== run A ==
// ixu_mc_pipe
module ixu_mc_pipe (
    input  wire         core_clock_i,
    input  wire         core_flush_i,
    input  wire  [17:0] data_i,
    input  wire         valid_i,
    output logic        busy_o,
    output wire  [ 5:0] rs1_o,
    output wire  [ 5:0] rs2_o,
    input  wire  [31:0] rs1_data_i,
    input  wire  [31:0] rs2_data_i,
    output wire  [ 4:0] rob_o,
    input  wire  [ 6:0] opcode_i,
    input  wire  [ 6:0] ins_type,
    input  wire         imm_i,
    input  wire  [31:0] immediate_i,
    input  wire  [ 5:0] dest_i,
    output logic [ 5:0] wakeup_dest,
    output logic        wakeup_valid,
    output logic [ 5:0] l_wakeup_dest,
    output logic        l_wakeup_valid,
    output logic [ 5:0] ixu_mc_ex_dest,
    output logic [31:0] ixu_mc_ex_data,
    output logic        ixu_mc_ex_valid,
    output logic [ 5:0] ixu_mc_wb_dest,
    output logic [31:0] ixu_mc_wb_data,
    output logic        ixu_mc_wb_valid,
    output wire  [ 4:0] pmu_ins_id_o,
    output wire         pmu_ins_valid_o
);
For scale: roughly 250 I/O pins, about 65000 um^2 of cells after synthesis.
==> flow/config.mk <==
export PLATFORM = sky130hd
export DESIGN_NAME = ixu_mc_pipe
export DESIGN_NICKNAME = ixu_mc_pipe
export VERILOG_FILES = /design/flow/design.v
export SDC_FILE = /design/flow/constraint.sdc
export NUM_CORES = 4
export LEC_CHECK = 0
export ABC_AREA = 1
export CAP_MARGIN = 30
export CELL_PAD_IN_SITES_GLOBAL_PLACEMENT = 2
export CORE_MARGIN = 2
export CORE_UTILIZATION = 18
export GPL_TIMING_DRIVEN = 0
export MAX_ROUTING_LAYER = met4
export MIN_ROUTING_LAYER = met2
export SETUP_SLACK_MARGIN = 0.4
export SLEW_MARGIN = 20
==> flow/constraint.sdc <==
create_clock -name core_clock -period 9.0 [get_ports {core_clock_i}]
set_input_delay 1.8000 -clock core_clock [delete_from_list [all_inputs] [get_ports {core_clock_i}]]
set_output_delay 1.8000 -clock core_clock [all_outputs]
set_load 0.01 [all_outputs]
run.sh (not shown) runs the stock make flow with config.mk's settings and CLKGATE_MAP_FILE=.
Input-level comparison between run B and run A:
- clearing MIN_ROUTING_LAYER, which used to be met2
- clearing GPL_TIMING_DRIVEN, which used to be 0
- clearing MAX_ROUTING_LAYER, which used to be met4
- putting CTS_CLUSTER_SIZE at 96 where nothing was set
- swapping 30 for 20 in CAP_MARGIN
- swapping 18 for 62 in CORE_UTILIZATION
- clearing ABC_AREA, which used to be 1
- clearing CELL_PAD_IN_SITES_GLOBAL_PLACEMENT, which used to be 2
- swapping 9.0 for 6.93 in the clock period (ns, I/O delays scaled along)
Results
Cmp run A and run B / fraction of area in multi-input gates / higher: run B
In run B the implementation completed, yet the final layout does not meet the checks, the culprit being setup timing.
Setup slack in run B is 1440 ps below run A.
In run B the synthesized instance count turned out about 17% lower than in run A.
Re global-route wire length before repair: run A was higher than run B.
Diff run A -> run B | non-clock buffer count | up by more than 10%
--- input diff run B..run C ---
- a change of CTS_CLUSTER_SIZE from 96 to 37
- a change of CORE_UTILIZATION from 62 to 70
- a change of SETUP_SLACK_MARGIN from 0.4 to -0.57
- a change of the clock period (ns, I/O delays scaled along) from 6.93 to 7.18
Results
- Run C did not finish: a tool error stopped it during global routing (5_1_grt).
- Number of buffers added by the clock tree synthesis step delta for run C relative to run B: 4.9% lower
- Run C: width of the die is 19 um lower than what run B reported.
- Min number of post-CTS setup repair buffers across run B and run C: run C
- Total placed instance area: run C vs run B down 840 um^2
- What run C reported for count of standard-cell rows has to be multiplied by 1.06 to get the figure for run B.
- Floorplan die height down 19 um in run C wrt run B
- Die area of run C falls short of that of run B by more than 10%.
[inputs] run D vs run C
- a change of SETUP_SLACK_MARGIN from -0.57 to 0.4
- a deleted CTS_CLUSTER_SIZE that had been 37
- a change of CORE_UTILIZATION from 70 to 40
- a change of the clock period (ns, I/O delays scaled along) from 7.18 to 9.0
Findings:
Both conditions hold for run D: the flow ran to the end and the final layout passed the timing, DRC and antenna checks. In the reports for run C and run D, the larger placement-stage worst setup slack belongs to run D. For the count of cells resized by post-cts repair, run D came in about 70% lower than run C did. Summary of run D over run C: global placer's final weighted congestion now sits lower, die outline area now sits higher. As of run D, instance area after placement had fallen by a few percent compared to run C. In run D, the width of the chip came out 96 um above the value in run C.

---

Setup of run a:
Starting RTL as in the previous note.
clock: 7.96 ns
lec_check: 0
cap_margin: 0
core_margin: 2
core_utilization: 70
cts_cluster_diameter: 222
cts_cluster_size: 37
setup_slack_margin: 0.4
slew_margin: 20
Run a never completed, since it errored out during global routing (5_1_grt).
diff inputs: run a => run b
Settings: a deleted CTS_CLUSTER_DIAMETER that had been 222; a change of CAP_MARGIN from 0 to 20; a change of CORE_UTILIZATION from 70 to 40; a deleted CTS_CLUSTER_SIZE that had been 37; a change of the clock period (ns, I/O delays scaled along) from 7.96 to 12.3.
Notes after the runs:
- Run a: GRT-0232 in global routing (5_1_grt) -> run aborted
- Run b: PASS, flow complete, no timing, DRC or antenna violations
- Die size for run b is higher than for run a.
- The final reports for run b and run a show count of placed standard cells including taps higher in the former.
- Effective utilization at floorplan: run b vs run a down 30 points

---

ixu_mc_pipe again, from the RTL that the note above started with.
clock: 3.53 ns
lec_check: 0
abc_area: 1
cap_margin: 5
core_margin: 2
core_utilization: 72
cts_cluster_diameter: 244
cts_cluster_size: 72
place_density: 0.65
setup_slack_margin: 0.4
slew_margin: 40
The baseline ended with an error in global routing (5_1_grt).
Next try:
Settings changed: ABC_AREA 1 to not set, CAP_MARGIN 5 to 20, CORE_UTILIZATION 72 to 40, CTS_CLUSTER_DIAMETER 244 to not set, CTS_CLUSTER_SIZE 72 to not set, PLACE_DENSITY 0.65 to not set, SLEW_MARGIN 40 to 20.
Clock period 3.53 ns to 8.63 ns, I/O delays scaled along.
- This time the run went through all stages and came out clean
- area after synthesis came out lower by 4.8%
- synthesized cell count came out lower by 17%
- die size came out higher by 70%

---

Starting RTL as in the previous note.
// ixu_mc_pipe
module ixu_mc_pipe (
    input  wire         core_clock_i,
    input  wire         core_flush_i,
    input  wire  [17:0] data_i,
    input  wire         valid_i,
    output logic        busy_o,
    output wire  [ 5:0] rs1_o,
    output wire  [ 5:0] rs2_o,
    input  wire  [31:0] rs1_data_i,
    input  wire  [31:0] rs2_data_i,
    output wire  [ 4:0] rob_o,
    input  wire  [ 6:0] opcode_i,
    input  wire  [ 6:0] ins_type,
    input  wire         imm_i,
    input  wire  [31:0] immediate_i,
    input  wire  [ 5:0] dest_i,
    output logic [ 5:0] wakeup_dest,
    output logic        wakeup_valid,
    output logic [ 5:0] l_wakeup_dest,
    output logic        l_wakeup_valid,
    output logic [ 5:0] ixu_mc_ex_dest,
    output logic [31:0] ixu_mc_ex_data,
    output logic        ixu_mc_ex_valid,
    output logic [ 5:0] ixu_mc_wb_dest,
    output logic [31:0] ixu_mc_wb_data,
    output logic        ixu_mc_wb_valid,
    output wire  [ 4:0] pmu_ins_id_o,
    output wire         pmu_ins_valid_o
);
  assign rob_o = data_i[4:0];
  assign rs1_o = data_i[11:6];
  ...
clock: 3.53 ns
lec_check: 0
abc_area: 1
cap_margin: 5
core_margin: 2
core_utilization: 71
cts_cluster_diameter: 244
cts_cluster_size: 72
setup_slack_margin: 0.4
slew_margin: 40
The starting point never finished: it broke off in global routing (5_1_grt).
Rerun with:
ABC_AREA = not set   (was 1)
CAP_MARGIN = 20   (was 5)
CORE_UTILIZATION = 28   (was 71)
CTS_CLUSTER_DIAMETER = not set   (was 244)
CTS_CLUSTER_SIZE = not set   (was 72)
SLEW_MARGIN = 20   (was 40)
clock period = 8.63 ns   (was 3.53 ns; I/O delays follow)
Result: Now the flow completed with no timing, DRC or antenna violations; synthesized area came out lower by about 5%; die size came out higher by about 140%; synthesized cell count came out lower by 17%.
Rerun with:
CORE_UTILIZATION = 66   (was 28)
CTS_CLUSTER_SIZE = 61   (was not set)
clock period = 8.19 ns   (was 8.63 ns; I/O delays follow)
Now the flow completed and failed the layout checks on setup timing.
Synthesized area does not change.
Wire length went up by 2.3%.
Register-to-register slack gets worse by 0.99 ns.
Die area went down by 57%.
Final cell count fell by 14%.
Global-route usage rose by 31 points.
Rerun with:
ABC_AREA = 1   (was not set)
CORE_UTILIZATION = 72   (was 66)
CTS_CLUSTER_SIZE = not set   (was 61)
clock period = 5.73 ns   (was 8.19 ns; I/O delays follow)
With this change the flow aborted during global routing (5_1_grt).
Synthesized cell count is higher by 21%.
Die area is lower by 3.7%.
Area after synthesis is higher by 5.0%.

---

Setup of v52:
Starting RTL as in the previous note.
export LEC_CHECK = 0
export ABC_AREA = 0
export CAP_MARGIN = 30
export CELL_PAD_IN_SITES_DETAIL_PLACEMENT = 2
export CELL_PAD_IN_SITES_GLOBAL_PLACEMENT = 2
export CORE_ASPECT_RATIO = 0.96
export CORE_MARGIN = 7
export CORE_UTILIZATION = 39
export CTS_CLUSTER_SIZE = 98
export GPL_TIMING_DRIVEN = 0
export HOLD_SLACK_MARGIN = 0.29
export MIN_ROUTING_LAYER = met2
export PLACE_DENSITY_LB_ADDON = 0.24
export SETUP_SLACK_MARGIN = 1.29
export SLEW_MARGIN = 25
export TNS_END_PERCENT = 90
create_clock -name core_clock -period 9.35 [get_ports {core_clock_i}]
v52 failed in global routing with GRT-0116.
## Diff of input files: v35 against v52
# v52
export LEC_CHECK = 0
export ABC_AREA = 0
export CAP_MARGIN = 30
export CELL_PAD_IN_SITES_DETAIL_PLACEMENT = 2
export CELL_PAD_IN_SITES_GLOBAL_PLACEMENT = 2
export CORE_ASPECT_RATIO = 0.96
export CORE_MARGIN = 7
export CORE_UTILIZATION = 39
export CTS_CLUSTER_SIZE = 98
export GPL_TIMING_DRIVEN = 0
export HOLD_SLACK_MARGIN = 0.29
export MIN_ROUTING_LAYER = met2
export PLACE_DENSITY_LB_ADDON = 0.24
export SETUP_SLACK_MARGIN = 1.29
export SLEW_MARGIN = 25
export TNS_END_PERCENT = 90
create_clock -name core_clock -period 9.35 [get_ports {core_clock_i}]
# v35
export LEC_CHECK = 0
export ABC_AREA = 0
export CAP_MARGIN = 5
export CELL_PAD_IN_SITES_DETAIL_PLACEMENT = 0
export CORE_MARGIN = 2
export CORE_UTILIZATION = 72
export CTS_CLUSTER_SIZE = 14
export SETUP_SLACK_MARGIN = 1.29
export SLEW_MARGIN = 20
create_clock -name core_clock -period 3.74 [get_ports {core_clock_i}]
==> comparison <==
Flow for v35 halted at global routing, error code GRT-0116.
Going from v52 to v35, core outline area decreased by about 46% relative to the old numbers, detailed placement HPWL decreased by 33% relative to the old numbers, count of flip-flops with a built-in enable after synthesis closely matched the old numbers.
diff inputs: v35 => v49
# v35
export LEC_CHECK = 0
export ABC_AREA = 0
export CAP_MARGIN = 5
export CELL_PAD_IN_SITES_DETAIL_PLACEMENT = 0
export CORE_MARGIN = 2
export CORE_UTILIZATION = 72
export CTS_CLUSTER_SIZE = 14
export SETUP_SLACK_MARGIN = 1.29
export SLEW_MARGIN = 20
create_clock -name core_clock -period 3.74 [get_ports {core_clock_i}]
# v49
export LEC_CHECK = 0
export ABC_AREA = 0
export CAP_MARGIN = 20
export CELL_PAD_IN_SITES_DETAIL_PLACEMENT = 0
export CORE_MARGIN = 2
export CORE_UTILIZATION = 70
export CTS_CLUSTER_DIAMETER = 356
export CTS_CLUSTER_SIZE = 37
export PLACE_DENSITY_LB_ADDON = 0.24
export SETUP_SLACK_MARGIN = 1.29
export SLEW_MARGIN = 20
create_clock -name core_clock -period 8.58 [get_ports {core_clock_i}]
### Flow results
v49 did not finish: a tool error stopped it during global routing.
In v49, post-placement cell area is lower than in v35.
Synthesized cell count of v35 is on par with v49.
| die size | v49 vs v35 | 2.8% higher |
The inputs of v33 differ from those of v49 as listed below.
# v49
export LEC_CHECK = 0
export ABC_AREA = 0
export CAP_MARGIN = 20
export CELL_PAD_IN_SITES_DETAIL_PLACEMENT = 0
export CORE_MARGIN = 2
export CORE_UTILIZATION = 70
export CTS_CLUSTER_DIAMETER = 356
export CTS_CLUSTER_SIZE = 37
export PLACE_DENSITY_LB_ADDON = 0.24
export SETUP_SLACK_MARGIN = 1.29
export SLEW_MARGIN = 20
create_clock -name core_clock -period 8.58 [get_ports {core_clock_i}]
# v33
export LEC_CHECK = 0
export ABC_AREA = 0
export CAP_MARGIN = 20
export CELL_PAD_IN_SITES_DETAIL_PLACEMENT = 2
export CORE_MARGIN = 2
export CORE_UTILIZATION = 16
export CTS_CLUSTER_SIZE = 98
export PLACE_DENSITY_LB_ADDON = 0.24
export SETUP_SLACK_MARGIN = 1.29
export SLEW_MARGIN = 20
create_clock -name core_clock -period 4.94 [get_ports {core_clock_i}]
==> comparison <==
- v49 failed in global routing with GRT-0232.
- Finished, but not clean: v33, with setup timing.
- Clock buffer count from CTS: lower on v49
- On worst setup slack after placement, the lower figure sits with v33, not v49.
- [v33 vs v49] number of gates resized after cts: higher in v33
- The cell count after synthesis on v49 is in line with that on v33.
- Compared with v49, in v33 proportion of synthesized area in mux cells essentially unchanged, placeable core region up about 340%, estimated wirelength of the detail-placed design +about 50%, placer congestion estimate has decreased.
> inputs changed (v33 -> v25)
# v33
export LEC_CHECK = 0
export ABC_AREA = 0
export CAP_MARGIN = 20
export CELL_PAD_IN_SITES_DETAIL_PLACEMENT = 2
export CORE_MARGIN = 2
export CORE_UTILIZATION = 16
export CTS_CLUSTER_SIZE = 98
export PLACE_DENSITY_LB_ADDON = 0.24
export SETUP_SLACK_MARGIN = 1.29
export SLEW_MARGIN = 20
create_clock -name core_clock -period 4.94 [get_ports {core_clock_i}]
# v25
export LEC_CHECK = 0
export ABC_AREA = 0
export CAP_MARGIN = 20
export CELL_PAD_IN_SITES_DETAIL_PLACEMENT = 0
export CORE_MARGIN = 2
export CORE_UTILIZATION = 44
export CTS_CLUSTER_SIZE = 98
export PLACE_DENSITY_LB_ADDON = 0.24
export SETUP_SLACK_MARGIN = 1.29
export SLEW_MARGIN = 20
export TNS_END_PERCENT = 15
create_clock -name core_clock -period 4.94 [get_ports {core_clock_i}]
Notes after the runs:
Layout checks on v25: not met. Flow itself completed; violations: setup timing. v25 — critical path depth 2 higher, v33 as reference. Going from v33 to v25, core outline area shrank by about 60%; setup slack of the critical path after layout grew by 110 ps; number of fill cells in the layout shrank by 30800; die boundary height shrank by 39%; first-iteration DRC count grew by 70%. Number of placed cells counting well taps (v25 / v33): 0.76.
> inputs changed (v25 -> v5)
# v25
export LEC_CHECK = 0
export ABC_AREA = 0
export CAP_MARGIN = 20
export CELL_PAD_IN_SITES_DETAIL_PLACEMENT = 0
export CORE_MARGIN = 2
export CORE_UTILIZATION = 44
export CTS_CLUSTER_SIZE = 98
export PLACE_DENSITY_LB_ADDON = 0.24
export SETUP_SLACK_MARGIN = 1.29
export SLEW_MARGIN = 20
export TNS_END_PERCENT = 15
create_clock -name core_clock -period 4.94 [get_ports {core_clock_i}]
# v5
export LEC_CHECK = 0
export ABC_AREA = 1
export CAP_MARGIN = 20
export CELL_PAD_IN_SITES_DETAIL_PLACEMENT = 2
export CORE_MARGIN = 2
export CORE_UTILIZATION = 16
export CTS_CLUSTER_SIZE = 98
export GPL_TIMING_DRIVEN = 0
export PLACE_DENSITY_LB_ADDON = 0.24
export SETUP_SLACK_MARGIN = 1.29
export SLEW_MARGIN = 25
create_clock -name core_clock -period 4.94 [get_ports {core_clock_i}]
## What came out
Summary of the comparison: wire length on met3 is lower in v5, relative to v25. Looking only at largest fanout on the critical path, and setting everything else aside, the higher value of v25 and v5 goes to v25. Of v25 and v5, v5 shows the lower critical path depth, with v25 above it. Setup slack in v5 is smaller than in v25. The yosys stat cell total in v25 is 0.826 times that in v5. v5 ran in full, but the layout does not pass; the checks complain about setup timing. v5 ended with more area taken by flip-flops and latches than v25.
